==> run A: inputs <==
## sha2in
module sha2in(
  input clk,rst_b,lst_pkt,
  input [63:0] pkt,
  output [511:0] blk,
  output blk_val,msg_end
);
  wire [2:0] idx;
  wire st_pkt,pad_pkt,zero_pkt,mgln_pkt;
  sha2inctrl ctrl(.clk(clk),.rst_b(rst_b),.lst_pkt(lst_pkt),.idx(idx),
      .st_pkt(st_pkt),.pad_pkt(pad_pkt),.zero_pkt(zero_pkt),
      .mgln_pkt(mgln_pkt),.blk_val(blk_val),.msg_end(msg_end));
  sha2indpath dpath(.clk(clk),.rst_b(rst_b),.clr(1'b0),.st_pkt(st_pkt),
      .pad_pkt(pad_pkt),.zero_pkt(zero_pkt),.mgln_pkt(mgln_pkt),
      .pkt(pkt),.idx(idx),.blk(blk));
endmodule
Settings: LEC_CHECK=0, ABC_AREA=1, CAP_MARGIN=30, CELL_PAD_IN_SITES_GLOBAL_PLACEMENT=2, CORE_ASPECT_RATIO=1.21, CORE_MARGIN=2, CORE_UTILIZATION=18, CTS_CLUSTER_DIAMETER=112, GPL_ROUTABILITY_DRIVEN=1, GPL_TIMING_DRIVEN=0, MAX_ROUTING_LAYER=met4, PLACE_DENSITY_LB_ADDON=0.22, SETUP_SLACK_MARGIN=-0.29, SLEW_MARGIN=20; clock period 4.0 ns.
run.sh (not shown) runs the stock make flow with config.mk's settings and CLKGATE_MAP_FILE=.
==> run Y (differences from run A) <==
==> flow/config.mk (replaced) <==
export PLATFORM = sky130hd
export DESIGN_NAME = sha2in
export DESIGN_NICKNAME = sha2in
export VERILOG_FILES = /design/flow/design.v
export SDC_FILE = /design/flow/constraint.sdc
export NUM_CORES = 4
export LEC_CHECK = 0
export CAP_MARGIN = 20
export CORE_MARGIN = 2
export CORE_UTILIZATION = 57
export SLEW_MARGIN = 20
==> flow/constraint.sdc (replaced) <==
create_clock -name core_clock -period 2.48 [get_ports {clk}]
set_input_delay 0.4960 -clock core_clock [delete_from_list [all_inputs] [get_ports {clk}]]
set_output_delay 0.4960 -clock core_clock [all_outputs]
set_load 0.01 [all_outputs]
==> commit_impl_results.txt <==
Refresh implementation metrics

* Utilization of the core after routing: 80.3%
* Run status: complete, no violations
- WP depth: 6
- The routed layout has approximately 16000 vias.
- The longest incremental delay of any stage on the critical path is reported as between 0.6 and 0.7 ns.
- Counting the inverters off the clock network in the layout gives 39.
- For reference, the most critical setup path is categorized as flop to flop.
* Pwr/cell area: about 1400 nW/um^2
- Cell with the largest stage delay on the worst path: sky130_fd_sc_hd__or3_1
- Fraction of power consumed by sequential logic: 36.9%
- Summing all non-filler instances in the final layout gives an area of roughly 28000 sq um.
* Max-slew headroom at the worst pin: approximately three fifths
- Leakage power figure: 12.9 nW
- Plain + repair buffers: 627
* Maximum net fanout on the critical path: around 96
* Overall chip area: approximately 37000 sq um
* CP endpoint kind: flop
- In the synthesized netlist, the cells that appear most often are sky130_fd_sc_hd__dfrtp_1 (536), sky130_fd_sc_hd__nand2_1 (456), sky130_fd_sc_hd__o21ai_0 (383), sky130_fd_sc_hd__mux2_2 (111), sky130_fd_sc_hd__buf_2 (86).
- MUX area fraction: between 7 and 8%
- Summed standard-cell area reported by yosys: 20300 sq um
- The number of warnings reported in the stage logs is 34.
* FF-to-FF setup slack: ~0.13 ns
# the run above: run Y

==> commit_impl_results.txt <==
Refresh implementation metrics

- In the synthesis report, Yosys lists the chip area as roughly 21000 sq um.
- Stage delay of the slowest cell on the critical path: around 0.52 ns
* Inverters: about 92
- Run status: complete, no violations
* Final instance area: ~32000 sq um
* CP endpoint kind: output pin
- Measured against the total synthesized area, the mux share comes to 0%.
- At the end of the flow the core is filled with cells to a little over a quarter.
* Kind of critical path: flop to output pin
* Plain + repair buffers: roughly 720
- Vias: 18400
- Maximum net fanout on the critical path: 5
* Overall chip area: ~120000 sq um
* Max-slew headroom at the worst pin: 39.1%
- Setup slack on the worst reg-to-reg path comes out at 0.95 ns.
# the run above: run A


* * *

==> 02-14: inputs <==
==> flow/design.v <==
module dec #(parameter w=2)(
	input [w-1:0] s,
	input e,
	output reg [2**w-1:0] o
);
	always @ (*) begin
		o = 0;
		if (e)
  		  o[s] = 1;
	end
endmodule
module rgst #(
	parameter w=8
)(
	input clk, rst_b, ld, clr,
	input [w-1:0] d,
	output reg [w-1:0] q
);
	always @ (posedge clk, negedge rst_b)
		if (!rst_b)			q <= 0;
		else if (clr)			q <= 0;
		else if (ld)			q <= d;
endmodule
module cntr #(parameter w=8)(
	input clk, rst_b,c_up,clr,
	output reg [w-1:0] q
);
	always @ (posedge clk, negedge rst_b)
		if (!rst_b)			q <= 0;
		else if (c_up)			q <= q+1;
		else if (clr)			q <= 0;
endmodule
module pktmux(
  input [63:0] pkt,msg_len,
  input pad_pkt,zero_pkt,mgln_pkt,
  output reg [63:0] o
);
  always @ (*)
    if (pad_pkt == 1)         o=(1<<63);
    else if (zero_pkt == 1)   o=0;
    else if (mgln_pkt == 1)   o=msg_len;
    else                      o=pkt;
endmodule
module regfl(
  input clk,rst_b,we,
  input [2:0] s,
  input [63:0] d,
  output [511:0] q
);
  wire [7:0] dout;
  dec #(.w(3)) inst1(.s(s),.e(we),.o(dout));
  generate
    genvar i;
    for (i=0; i<8; i=i+1) begin:v
      rgst #(.w(64)) gi(.clk(clk),.rst_b(rst_b),.clr(1'b0),.d(d),.ld(dout[i]),
          .q(q[511-i*64:448-i*64]));
    end
  endgenerate
endmodule
module sha2indpath(
  input clk,rst_b,clr,st_pkt,pad_pkt,zero_pkt,mgln_pkt,
  input [63:0] pkt,
  output [2:0] idx,
  output [511:0] blk
);
  wire [63:0] mlen, mout;
  wire [21:0] mlen_r;
  assign mlen = {42'b0, mlen_r};
  pktmux inst1(.pkt(pkt),.pad_pkt(pad_pkt),.zero_pkt(zero_pkt),
      .mgln_pkt(mgln_pkt),.msg_len(mlen),.o(mout));
  regfl inst2(.clk(clk),.rst_b(rst_b),.we(st_pkt),.d(mout),
      .s(idx),.q(blk));
  cntr #(.w(3)) inst3(.clk(clk),.rst_b(rst_b),.clr(clr),.c_up(st_pkt),.q(idx));
  rgst #(.w(22)) inst4(.clk(clk),.rst_b(rst_b),.clr(clr),.q(mlen_r),
      .ld(st_pkt&(~(pad_pkt|zero_pkt|mgln_pkt))),
      .d(mlen_r+22'd64));
endmodule
module sha2inctrl(
  input clk,rst_b,lst_pkt,
  input [2:0] idx,
  output reg st_pkt,pad_pkt,
  output reg zero_pkt,mgln_pkt,
  output reg blk_val,msg_end
);
  localparam START=0,RX_PKT=1,PAD=2,ZERO=3,MGLN=4,MSG_END=5,STOP=6;
  reg [2:0] st,st_nxt;
  always @ (*)
    case(st)
      START,RX_PKT: if (lst_pkt == 0)             st_nxt=RX_PKT;
                    else                          st_nxt=PAD;
      PAD,ZERO:     if (idx == 6)                 st_nxt=MGLN;
                    else                          st_nxt=ZERO;
      MGLN:                                       st_nxt=MSG_END;
      MSG_END,STOP:                               st_nxt=STOP;
      default:                                    st_nxt=STOP;
    endcase
  always @ (*) begin
    blk_val=0;
    msg_end=0;
    st_pkt=0;
    pad_pkt=0;
    zero_pkt=0;
    mgln_pkt=0;
    case(st)
      START: begin
        st_pkt=1; end
      RX_PKT: begin
        st_pkt=1;
        if (idx == 0)
          blk_val=1; end
      PAD: begin
        st_pkt=1;
        pad_pkt=1;
        if (idx == 0)
          blk_val=1; end
      ZERO: begin
        st_pkt=1;
        zero_pkt=1;
        if (idx == 0)
          blk_val=1; end
      MGLN: begin
        st_pkt=1;
        mgln_pkt=1; end
      MSG_END: begin
        blk_val=1;
        msg_end=1; end
    endcase
  end
  always @ (posedge clk, negedge rst_b)
    if (rst_b == 0)                                 st<=START;
    else                                            st<=st_nxt;
endmodule
module sha2in(
  input clk,rst_b,lst_pkt,
  input [63:0] pkt,
  output [511:0] blk,
  output blk_val,msg_end
);
  wire [2:0] idx;
  wire st_pkt,pad_pkt,zero_pkt,mgln_pkt;
  sha2inctrl ctrl(.clk(clk),.rst_b(rst_b),.lst_pkt(lst_pkt),.idx(idx),
      .st_pkt(st_pkt),.pad_pkt(pad_pkt),.zero_pkt(zero_pkt),
      .mgln_pkt(mgln_pkt),.blk_val(blk_val),.msg_end(msg_end));
  sha2indpath dpath(.clk(clk),.rst_b(rst_b),.clr(1'b0),.st_pkt(st_pkt),
      .pad_pkt(pad_pkt),.zero_pkt(zero_pkt),.mgln_pkt(mgln_pkt),
      .pkt(pkt),.idx(idx),.blk(blk));
endmodule
==> flow/run.sh <==
#!/bin/bash
# the make line also repeats each setting of config.mk as NAME=value (left out here)
make -C /OpenROAD-flow-scripts/flow DESIGN_CONFIG=/design/flow/config.mk WORK_HOME=/design/flow/orfs CLKGATE_MAP_FILE= finish
==> flow/config.mk <==
export PLATFORM = sky130hd
export DESIGN_NAME = sha2in
export DESIGN_NICKNAME = sha2in
export VERILOG_FILES = /design/flow/design.v
export SDC_FILE = /design/flow/constraint.sdc
export NUM_CORES = 4
export LEC_CHECK = 0
export CAP_MARGIN = 15
export CORE_MARGIN = 2
export CORE_UTILIZATION = 72
export CTS_CLUSTER_DIAMETER = 347
export CTS_CLUSTER_SIZE = 99
export SLEW_MARGIN = 20
export TNS_END_PERCENT = 5
==> flow/constraint.sdc <==
create_clock -name core_clock -period 2.11 [get_ports {clk}]
set_input_delay 0.4220 -clock core_clock [delete_from_list [all_inputs] [get_ports {clk}]]
set_output_delay 0.4220 -clock core_clock [all_outputs]
set_load 0.01 [all_outputs]
==> 05-02: changes against 02-14 <==
Settings changed: CAP_MARGIN 15 to 35, CORE_UTILIZATION 72 to 70, CTS_CLUSTER_DIAMETER 347 to 222, CTS_CLUSTER_SIZE 99 to 21, SETUP_SLACK_MARGIN from default to -0.17, TNS_END_PERCENT 5 to default.
==> flow/constraint.sdc (replaced) <==
create_clock -name core_clock -period 2.24 [get_ports {clk}]
set_input_delay 0.4480 -clock core_clock [delete_from_list [all_inputs] [get_ports {clk}]]
set_output_delay 0.4480 -clock core_clock [all_outputs]
set_load 0.01 [all_outputs]
==> 10-16: changes against 02-14 <==
Settings changed: CAP_MARGIN 15 to 20, CTS_CLUSTER_DIAMETER 347 to default, CTS_CLUSTER_SIZE 99 to 34, SETUP_SLACK_MARGIN from default to 0.2, TNS_END_PERCENT 5 to default.
==> flow/constraint.sdc (replaced) <==
create_clock -name core_clock -period 1.32 [get_ports {clk}]
set_input_delay 0.2640 -clock core_clock [delete_from_list [all_inputs] [get_ports {clk}]]
set_output_delay 0.2640 -clock core_clock [all_outputs]
set_load 0.01 [all_outputs]
==> comparison <==
- Die size is the same in 02-14 and 10-16.
- 10-16 did not get past 3_5_place_dp on DPL-0033. 02-14 aborted during 4_1_cts on DPL-0033. 05-02 stopped in 5_1_grt (GRT-0232).
- Synthesized cell count is the same in 10-16 and 02-14.
- In synthesized area, 02-14 and 10-16 do not differ.
==> figures <==
                                                      05-02           02-14           10-16
Core utilization at floorplan                         70.8%           73.0%           73.0%
Die height                                           174 µm          172 µm          172 µm
Half-perimeter wire length after placement          51.4 mm         60.2 mm               -
# rows                                                   62              61              61
Gp weighted congestion                                0.929           0.938           0.918
Cell total after placement                             2688            2703               -
Floorplan die width                                  174 µm          172 µm          172 µm
Cell area reported after detailed placement       26700 µm²       26800 µm²               -
Worst slack, placed                                -28.8 ps         -124 ps               -
Number of nets at floorplan                            1867            1867            1867
Outcome                                      did not finish  did not finish  did not finish
Failing step                                        5_1_grt         4_1_cts    3_5_place_dp
Area of the placeable core                        28600 µm²       27800 µm²       27800 µm²
Die ar.                                           30300 µm²       29500 µm²       29500 µm²
Power is estimated from default activity; no workload was simulated.
